## cpu_core
module cpu_core (
    input  wire        clk,
    input  wire        rst_n,
    output reg         bus_valid,
    output reg         bus_write,
    output reg  [18:0] bus_addr,
    output reg  [18:0] bus_wdata,
    input  wire [18:0] bus_rdata
);
    wire [18:0] if_pc;
    wire [18:0] if_instr;
    wire [4:0]  opcode;
    wire [2:0]  rd, rs1, rs2;
    wire [14:0] imm;
    wire [18:0] rs1_data, rs2_data;
    wire [18:0] alu_result;
    wire        zero_flag;
    wire        div_by_zero;
    wire [18:0] wb_data;
    wire        reg_write;
    wire is_load  = (opcode == 5'b01000);
    wire is_store = (opcode == 5'b01001);
    wire mem_access = is_load | is_store;
    if_stage ifs (
        .clk(clk),
        .rst_n(rst_n),
        .stall(mem_access),           
        .branch_taken(1'b0),
        .branch_target(19'd0),
        .ibus_valid(),                
        .ibus_addr(),                 
        .ibus_rdata(bus_rdata),
        .pc(if_pc),
        .instruction(if_instr)
    );
    id_stage id (
        .instruction(if_instr),
        .opcode(opcode),
        .rd(rd),
        .rs1(rs1),
        .rs2(rs2),
        .immediate(imm),
        .prediction()
    );
    regfile rf (
        .clk(clk),
        .rd_addr(rd),
        .rs1_addr(rs1),
        .rs2_addr(rs2),
        .wb_data(wb_data),
        .reg_write(reg_write),
        .rs1_data(rs1_data),
        .rs2_data(rs2_data)
    );
    alu alu_u (
        .opcode(opcode),
        .operand_a(rs1_data),
  ...
export LEC_CHECK = 0
export CAP_MARGIN = 20
export CORE_MARGIN = 2
export CORE_UTILIZATION = 29
export SLEW_MARGIN = 20
create_clock -name core_clock -period 44.3 [get_ports {clk}]
run.sh (not shown) runs the stock make flow with config.mk's settings and CLKGATE_MAP_FILE=.
The first run passed the timing, design-rule and antenna checks.
Then changed:
--- a/flow/config.mk
+++ b/flow/config.mk
@@ -8,4 +8,4 @@
 export CAP_MARGIN = 20
 export CORE_MARGIN = 2
-export CORE_UTILIZATION = 29
+export CORE_UTILIZATION = 65
 export SLEW_MARGIN = 20
==> flow/constraint.sdc (replaced) <==
create_clock -name core_clock -period 37.8 [get_ports {clk}]
set_input_delay 7.5600 -clock core_clock [delete_from_list [all_inputs] [get_ports {clk}]]
set_output_delay 7.5600 -clock core_clock [all_outputs]
set_load 0.01 [all_outputs]
After rerunning: This time the run failed in 5_1_grt with GRT-0232. Die size fell by 55%. Synthesized area stays the same. Synthesized cell count does not change.
Then changed:
--- a/flow/config.mk
+++ b/flow/config.mk
@@ -6,6 +6,7 @@
 export NUM_CORES = 4
 export LEC_CHECK = 0
+export ABC_AREA = 1
 export CAP_MARGIN = 20
 export CORE_MARGIN = 2
-export CORE_UTILIZATION = 65
+export CORE_UTILIZATION = 72
 export SLEW_MARGIN = 20
==> flow/constraint.sdc (replaced) <==
create_clock -name core_clock -period 54.9 [get_ports {clk}]
set_input_delay 10.9800 -clock core_clock [delete_from_list [all_inputs] [get_ports {clk}]]
set_output_delay 10.9800 -clock core_clock [all_outputs]
set_load 0.01 [all_outputs]
Outcome: With this change the flow produced a clean layout. Die area went down by roughly a tenth. Synthesized cell count increases by about a fifth. Synthesized area goes down slightly.
Then changed:
--- a/flow/config.mk
+++ b/flow/config.mk
@@ -6,7 +6,6 @@
 export NUM_CORES = 4
 export LEC_CHECK = 0
-export ABC_AREA = 1
 export CAP_MARGIN = 20
 export CORE_MARGIN = 2
-export CORE_UTILIZATION = 72
+export CORE_UTILIZATION = 40
 export SLEW_MARGIN = 20
==> flow/constraint.sdc (replaced) <==
create_clock -name core_clock -period 45.0 [get_ports {clk}]
set_input_delay 9.0000 -clock core_clock [delete_from_list [all_inputs] [get_ports {clk}]]
set_output_delay 9.0000 -clock core_clock [all_outputs]
set_load 0.01 [all_outputs]
Result: Routed wire length goes up by 19%; area after synthesis climbs by 0.56%; worst setup slack gets worse by 2.1 ns; design area climbs by 9.9%; total power rose by 75%; die area went up by 79%; utilization drops by 31 points; global-route usage falls by 15 points; sequential power came out higher by 19%; flip-flop count drops by 9.
Then changed:
--- a/flow/config.mk
+++ b/flow/config.mk
@@ -6,6 +6,14 @@
 export NUM_CORES = 4
 export LEC_CHECK = 0
+export ABC_AREA = 1
 export CAP_MARGIN = 20
-export CORE_MARGIN = 2
-export CORE_UTILIZATION = 40
+export CORE_ASPECT_RATIO = 0.5
+export CORE_MARGIN = 9
+export CORE_UTILIZATION = 69
+export CTS_CLUSTER_DIAMETER = 289
+export CTS_CLUSTER_SIZE = 98
+export HOLD_SLACK_MARGIN = 0.18
+export PLACE_DENSITY = 0.36
+export SETUP_SLACK_MARGIN = -2.0
 export SLEW_MARGIN = 20
+export TNS_END_PERCENT = 5
Result: Now the flow completed and failed the layout checks on negative setup slack; clock-buffer cell count falls by 1; utilization went up by 33 points; final area fell by 4.2%.
Then changed:
==> flow/config.mk (replaced) <==
export PLATFORM = sky130hd
export DESIGN_NAME = cpu_core
export DESIGN_NICKNAME = cpu_core
export VERILOG_FILES = /design/flow/design.v
export SDC_FILE = /design/flow/constraint.sdc
export NUM_CORES = 4
export LEC_CHECK = 0
export CAP_MARGIN = 20
export CORE_MARGIN = 8
export CORE_UTILIZATION = 40
export GPL_ROUTABILITY_DRIVEN = 0
export SLEW_MARGIN = 20
export TNS_END_PERCENT = 95
=> This time the run finished clean; register-to-register slack is better by 2.2 ns; non-clock buffer count climbs by 55; wire length increases by roughly a tenth; power went up by a quarter to a third; final area climbs by a few percent; die area came out higher by well over a third; setup slack gains 2.0 ns; fmax grows by a few percent.

* * *

cpu_core again, from the RTL that the note above started with.
make LEC_CHECK=0 ABC_AREA=1 CAP_MARGIN=20 CELL_PAD_IN_SITES_GLOBAL_PLACEMENT=3 CORE_MARGIN=9 CORE_UTILIZATION=69 GPL_ROUTABILITY_DRIVEN=0 MIN_ROUTING_LAYER=met2 PLACE_DENSITY=0.49 SLEW_MARGIN=20 TNS_END_PERCENT=30 finish   # period 45.0 ns
The baseline stopped in global placement without I/O.
Edit:
- ABC_AREA: 1 -> not set
- CELL_PAD_IN_SITES_GLOBAL_PLACEMENT: 3 -> not set
- CORE_MARGIN: 9 -> 2
- CORE_UTILIZATION: 69 -> 58
- GPL_ROUTABILITY_DRIVEN: 0 -> not set
- MIN_ROUTING_LAYER: met2 -> not set
- PLACE_DENSITY: 0.49 -> not set
- TNS_END_PERCENT: 30 -> not set
- clock period: 45.0 -> 37.9 ns (I/O delays scaled with it)
Result:
- With this change the flow completed and failed the layout checks on slew limit, setup timing
- synthesized area rose by 0.56%
- die area came out higher by 4.0%
- synthesized cell count goes down by 17%
Edit:
- ABC_AREA: not set -> 1
- CORE_UTILIZATION: 58 -> 67
- PLACE_DENSITY: not set -> 0.37
- clock period: 37.9 -> 54.9 ns (I/O delays scaled with it)
With this change the flow produced a clean layout.
Clock-buffer cell count is unchanged.
Synthesized area decreases by 0.56%.
Clock power fell by 35%.
Sequential power went down by 30%.
Setup slack gains 6.4 ns.
First-iteration DRC count goes down by 45%.
Via count goes down by 19%.
Total power shrinks by 62%.
Design area shrinks by 24%.
Wire length drops by 31%.
Non-clock buffer count shrinks by 823.

* * *

Starting RTL as in the previous note.
Settings: LEC_CHECK=0, ABC_AREA=1, CAP_MARGIN=20, CORE_MARGIN=2, CORE_UTILIZATION=72, CTS_CLUSTER_DIAMETER=248, PLACE_DENSITY_LB_ADDON=0.04, SETUP_SLACK_MARGIN=2.79, SLEW_MARGIN=20; clock period 36.5 ns.
The starting point never finished: it broke off in 4_1_cts.
==> next run, changes <==
ABC_AREA = unset   (was 1)
CORE_UTILIZATION = 58   (was 72)
CTS_CLUSTER_DIAMETER = unset   (was 248)
PLACE_DENSITY_LB_ADDON = unset   (was 0.04)
SETUP_SLACK_MARGIN = 5.0   (was 2.79)
clock period = 45.0 ns   (was 36.5 ns; I/O delays follow)
After rerunning: The new run produced a clean layout. Die size goes up by 24%. Synthesized cell count goes down by 17%. Area after synthesis goes up by 0.56%.

* * *

## xenon
cpu_core again, from the RTL that the note above started with.
clock: 43.2 ns
lec_check: 0
cap_margin: 20
cell_pad_in_sites_global_placement: 3
core_aspect_ratio: 0.93
core_margin: 2
core_utilization: 62
cts_cluster_diameter: 343
gpl_routability_driven: 0
gpl_timing_driven: 0
place_density_lb_addon: 0.17
setup_slack_margin: 5.0
slew_margin: 15
tns_end_percent: 55
xenon: aborted in 3_1_place_gp_skip_io (tool error)
Changes in harbor relative to xenon:
Settings: SETUP_SLACK_MARGIN removed (was 5.0); PLACE_DENSITY_LB_ADDON removed (was 0.17); SLEW_MARGIN changed from 15 to 20; CELL_PAD_IN_SITES_GLOBAL_PLACEMENT removed (was 3); CTS_CLUSTER_DIAMETER removed (was 343); CORE_UTILIZATION changed from 62 to 40; CORE_ASPECT_RATIO removed (was 0.93); GPL_TIMING_DRIVEN removed (was 0); GPL_ROUTABILITY_DRIVEN removed (was 0); TNS_END_PERCENT removed (was 55); the clock period (ns, I/O delays scaled along) changed from 43.2 to 44.3.
[summary]
- harbor finished every stage and its layout cleared the timing, design-rule and antenna checks.
- Delta (harbor minus xenon): sequential fraction of the synthesis area level, floorplan-stage core utilization moved down, die height moved up, die outline width moved up.
- Changes observed in harbor relative to xenon: die area went up by about 54%, area of the placeable core went up by 55%.
- harbor vs. xenon: fraction of synthesized area in multiplexers level, post-synthesis chip area from yosys level.
- Against xenon, harbor comes in about 30% higher on number of rows created at floorplan.

* * *

run 1:
cpu_core again, from the RTL that the note above started with.
Settings: LEC_CHECK=0, ABC_AREA=1, CAP_MARGIN=20, CORE_MARGIN=2, CORE_UTILIZATION=67, CTS_CLUSTER_DIAMETER=327, CTS_CLUSTER_SIZE=31, GPL_ROUTABILITY_DRIVEN=1, GPL_TIMING_DRIVEN=1, SETUP_SLACK_MARGIN=5.0, SLEW_MARGIN=20; clock period 43.2 ns.
No final results exist for run 1, since it was stopped by error ODB-0269 during global routing.
Input changes introduced in run 2 (baseline for comparison: run 1):
Settings: a deleted CTS_CLUSTER_DIAMETER that had been 327; a deleted ABC_AREA that had been 1; a deleted CTS_CLUSTER_SIZE that had been 31; a deleted GPL_ROUTABILITY_DRIVEN that had been 1; a deleted GPL_TIMING_DRIVEN that had been 1; a change of CORE_UTILIZATION from 67 to 58; a change of the clock period (ns, I/O delays scaled along) from 43.2 to 25.0.
==> comparison <==
- The final report for run 2 shows a completed flow and a layout that fails verification, specifically setup timing.
- Delta (run 2 minus run 1): maximum clock path buffer count flat, cell count after placement increased 1.7%, simple logic cell fraction of the synthesized area down 9.6 points.
- Going from run 1 to run 2, width of the die grows by about 8%.
- Run 2 against run 1: count of library flops with an enable pin has decreased, proportion of synthesized area in mux cells has increased, number of setup buffers added after CTS has decreased, area reported by Yosys stat has increased, post-placement worst setup slack has decreased.
- Run 2 vs run 1: row count up in run 2
Modified inputs, run 3 compared to run 2
Settings: a change of CORE_UTILIZATION from 58 to 72; a deleted SETUP_SLACK_MARGIN that had been 5.0; an added PLACE_DENSITY_LB_ADDON of 0.0; a change of the clock period (ns, I/O delays scaled along) from 25.0 to 15.3.
- Flow for run 3 halted at clock tree synthesis, error code DPL-0038.
- Worst setup timing slack at the placement stage (run 3 over run 2): decrease, 9.42 ns
- The synthesis-stage register bit count on run 3 is in line with that on run 2.
- Note that the core area recorded for run 2 amounts to 1.2 times the value seen in run 3.
- Initial cell density of the core was lower in the run labelled run 2.
- Die size: run 3 is under run 2
#### Input delta (run 4 over run 3)
Settings: TNS_END_PERCENT now 5, previously not set; CORE_UTILIZATION now 66, was 72; PLACE_DENSITY_LB_ADDON no longer set, was 0.0; CTS_CLUSTER_SIZE now 37, previously not set; the clock period (ns, I/O delays scaled along) now 40.6, was 15.3.
### Flow results
FAIL for each of run 4 and run 3. Run 4 -> stages 100% | layout checks FAIL | setup timing. [run 4] routability-driven placement congestion ratio fell 12% relative to run 3. From run 3 to run 4 the numbers moved as follows: standard-cell row count saw an increase; synthesized cell count saw little to no change; number of cells in Yosys stat saw little to no change. Total of buffers placed on input and output ports came out exactly the same in run 4 and run 3. From run 3 to run 4 the numbers moved as follows: die footprint now larger, core area rose about 9%, height of the chip saw an increase.

* * *

Starting RTL as in the previous note.
// cpu_core
module cpu_core (
    input  wire        clk,
    input  wire        rst_n,
    output reg         bus_valid,
    output reg         bus_write,
    output reg  [18:0] bus_addr,
    output reg  [18:0] bus_wdata,
    input  wire [18:0] bus_rdata
);
Settings: LEC_CHECK=0, ABC_AREA=1, CAP_MARGIN=20, CELL_PAD_IN_SITES_GLOBAL_PLACEMENT=3, CORE_ASPECT_RATIO=0.93, CORE_MARGIN=2, CORE_UTILIZATION=62, CTS_CLUSTER_DIAMETER=343, GPL_ROUTABILITY_DRIVEN=1, GPL_TIMING_DRIVEN=0, MIN_ROUTING_LAYER=met2, SETUP_SLACK_MARGIN=2.5, SLEW_MARGIN=30, TNS_END_PERCENT=55; clock period 43.2 ns.
The starting point stopped in global placement without I/O.
Next try:
Settings changed: CORE_ASPECT_RATIO 0.93 to not set, CORE_MARGIN 2 to 9, CORE_UTILIZATION 62 to 40, CTS_CLUSTER_DIAMETER 343 to not set, GPL_ROUTABILITY_DRIVEN 1 to not set, GPL_TIMING_DRIVEN 0 to not set, MIN_ROUTING_LAYER met2 to not set, SETUP_SLACK_MARGIN 2.5 to not set, SLEW_MARGIN 30 to 20, TNS_END_PERCENT 55 to 70.
Clock period 43.2 ns to 45.0 ns, I/O delays scaled along.
=> With this change the flow finished clean. Die area went up by well over a third. Area after synthesis is unchanged. Synthesized cell count stays the same.
Next try:
Settings changed: ABC_AREA 1 to not set, CELL_PAD_IN_SITES_GLOBAL_PLACEMENT 3 to not set, CORE_ASPECT_RATIO set to 0.5, CORE_MARGIN 9 to 2, CTS_CLUSTER_DIAMETER set to 372, CTS_CLUSTER_SIZE set to 93, HOLD_SLACK_MARGIN set to -0.09, SETUP_SLACK_MARGIN set to 0.82, SLEW_MARGIN 20 to 0, TNS_END_PERCENT 70 to not set.
Worst setup slack improved by 0.48 ns.
Via count came out higher by about 2%.
Core utilization came out lower by 0.57 points.
Wire length came out higher by about 4%.
Total power came out higher by 35%.
Die size came out lower by 9.3%.
Design area came out higher by about 0.54%.
Non-clock buffer count came out higher by 28.
Maximum frequency came out higher by 1.1%.
Synthesized area came out higher by about 0.56%.

* * *

== v48 ==
cpu_core again, from the RTL that the note above started with.
clock: 43.2 ns
lec_check: 0
abc_area: 1
cap_margin: 5
core_margin: 2
core_utilization: 67
cts_cluster_diameter: 52
cts_cluster_size: 31
gpl_routability_driven: 1
gpl_timing_driven: 1
setup_slack_margin: 5.0
slew_margin: 5
Status(v48) = ERROR, stage = global routing
--- input diff v48..v21 ---
# v48
export LEC_CHECK = 0
export ABC_AREA = 1
export CAP_MARGIN = 5
export CORE_MARGIN = 2
export CORE_UTILIZATION = 67
export CTS_CLUSTER_DIAMETER = 52
export CTS_CLUSTER_SIZE = 31
export GPL_ROUTABILITY_DRIVEN = 1
export GPL_TIMING_DRIVEN = 1
export SETUP_SLACK_MARGIN = 5.0
export SLEW_MARGIN = 5
create_clock -name core_clock -period 43.2 [get_ports {clk}]
# v21
export LEC_CHECK = 0
export CAP_MARGIN = 20
export CORE_MARGIN = 2
export CORE_UTILIZATION = 67
export CTS_CLUSTER_DIAMETER = 131
export CTS_CLUSTER_SIZE = 31
export GPL_ROUTABILITY_DRIVEN = 1
export GPL_TIMING_DRIVEN = 1
export SETUP_SLACK_MARGIN = 5.0
export SLEW_MARGIN = 5
create_clock -name core_clock -period 43.2 [get_ports {clk}]
## What came out
v21: complete, dirty (setup timing). Lower synthesized area was reported by v48, not v21. Changes observed in v21 relative to v48: number of distinct library cells after synthesis +about 50%; area of the core closely matched the old numbers; overall die area rose 0.55%; synthesis area per yosys climbed 0.56%; placement-stage worst setup slack now larger. Comparing number of standard cells after synthesis for v21 and v48, the smaller number came from v21. Post-place instance area in v21 is 2.4% higher than in v48. The lower area share of xor/xnor cells in the synthesized design of v21 and v48 is in v21. In the metrics for v21 and v48, the one carrying the lower core utilization before placement is v48. Measured against v21, the mean cell area of the mapped netlist of v48 comes out at 0.823 times the reference value.
Setup changes, v21 to v15
# v21
export LEC_CHECK = 0
export CAP_MARGIN = 20
export CORE_MARGIN = 2
export CORE_UTILIZATION = 67
export CTS_CLUSTER_DIAMETER = 131
export CTS_CLUSTER_SIZE = 31
export GPL_ROUTABILITY_DRIVEN = 1
export GPL_TIMING_DRIVEN = 1
export SETUP_SLACK_MARGIN = 5.0
export SLEW_MARGIN = 5
create_clock -name core_clock -period 43.2 [get_ports {clk}]
# v15
export LEC_CHECK = 0
export CAP_MARGIN = 20
export CORE_MARGIN = 2
export CORE_UTILIZATION = 58
export SETUP_SLACK_MARGIN = 5.0
export SLEW_MARGIN = 20
create_clock -name core_clock -period 24.7 [get_ports {clk}]
## What came out
In the summary table, v15 is marked failed, with error GRT-0232 raised in global routing. For area fraction in and, or, nand and nor cells after synthesis, v21 and v15 come out practically identical. Width of the die ended up 15 um higher on v15 than on v21. In the floorplan summary, v15 is listed with a die area greater than that of v21. [v15 vs v21] number of cell rows: higher in v15. When v15 is measured against v21, its pre-CTS setup slack turns out 12910 ps lower. Summary — cell total after placement, v15 relative to v21: higher, by 21%. Note that the post-place instance area recorded for v21 amounts to 0.848 times the value seen in v15.
## Diff of input files: v19 against v15
# v15
export LEC_CHECK = 0
export CAP_MARGIN = 20
export CORE_MARGIN = 2
export CORE_UTILIZATION = 58
export SETUP_SLACK_MARGIN = 5.0
export SLEW_MARGIN = 20
create_clock -name core_clock -period 24.7 [get_ports {clk}]
# v19
export LEC_CHECK = 0
export ABC_AREA = 1
export CAP_MARGIN = 20
export CORE_MARGIN = 2
export CORE_UTILIZATION = 64
export CTS_CLUSTER_SIZE = 98
export SLEW_MARGIN = 20
create_clock -name core_clock -period 31.4 [get_ports {clk}]
Findings:
- v15 did not finish; the tool stopped in global routing with error GRT-0232.
- The flow ended early for v19: it failed with a tool error in global routing.
- v15 -> v19: post-CTS setup repair buffer count decreased by more than a quarter
- v19 does better than v15 on cell area after synthesis.
- Diff v15 -> v19: count of unique library cells instantiated by Yosys lost 34, per-instance average area after synthesis saw a decrease, weighted congestion reported at the end of routability-driven placement went down 5.8%, share of the synthesized netlist area taken by xor and xnor gates shows an increase of 0.27 points, die area now smaller.
- Looking at cell area reported after detailed placement, v19 sits 2200 sq um below v15.
- | area fraction in full adders, half adders and majority gates | v15 vs v19 | ≈ equal |
- As of v19, number of enable-type register cells in the synthesized netlist had risen by a few percent compared to v15.
- v19: pre-placement core utilization 6.1 points above v15
diff inputs: v19 => v54
# v19
export LEC_CHECK = 0
export ABC_AREA = 1
export CAP_MARGIN = 20
export CORE_MARGIN = 2
export CORE_UTILIZATION = 64
export CTS_CLUSTER_SIZE = 98
export SLEW_MARGIN = 20
create_clock -name core_clock -period 31.4 [get_ports {clk}]
# v54
export LEC_CHECK = 0
export ABC_AREA = 1
export CAP_MARGIN = 20
export CORE_MARGIN = 2
export CORE_UTILIZATION = 59
export CTS_CLUSTER_DIAMETER = 261
export CTS_CLUSTER_SIZE = 98
export PLACE_DENSITY = 0.37
export SLEW_MARGIN = 20
export TNS_END_PERCENT = 5
create_clock -name core_clock -period 27.4 [get_ports {clk}]
## What came out
Every stage of v54 finished as expected; the final checks, on the other hand, flagged setup timing, which means the layout fails. Instance count after placement with tap cells included: v54 and v19 compared, higher one is v54. Summary of v54 over v19: post-synth tally of flip-flops with integrated enable saw little to no change; die area rose 8.3%; number of buffers inserted by post-CTS setup repair moved down. Synthesized netlist cell count: v19 vs v54 identical.
Power and IR drop assume default switching activity.
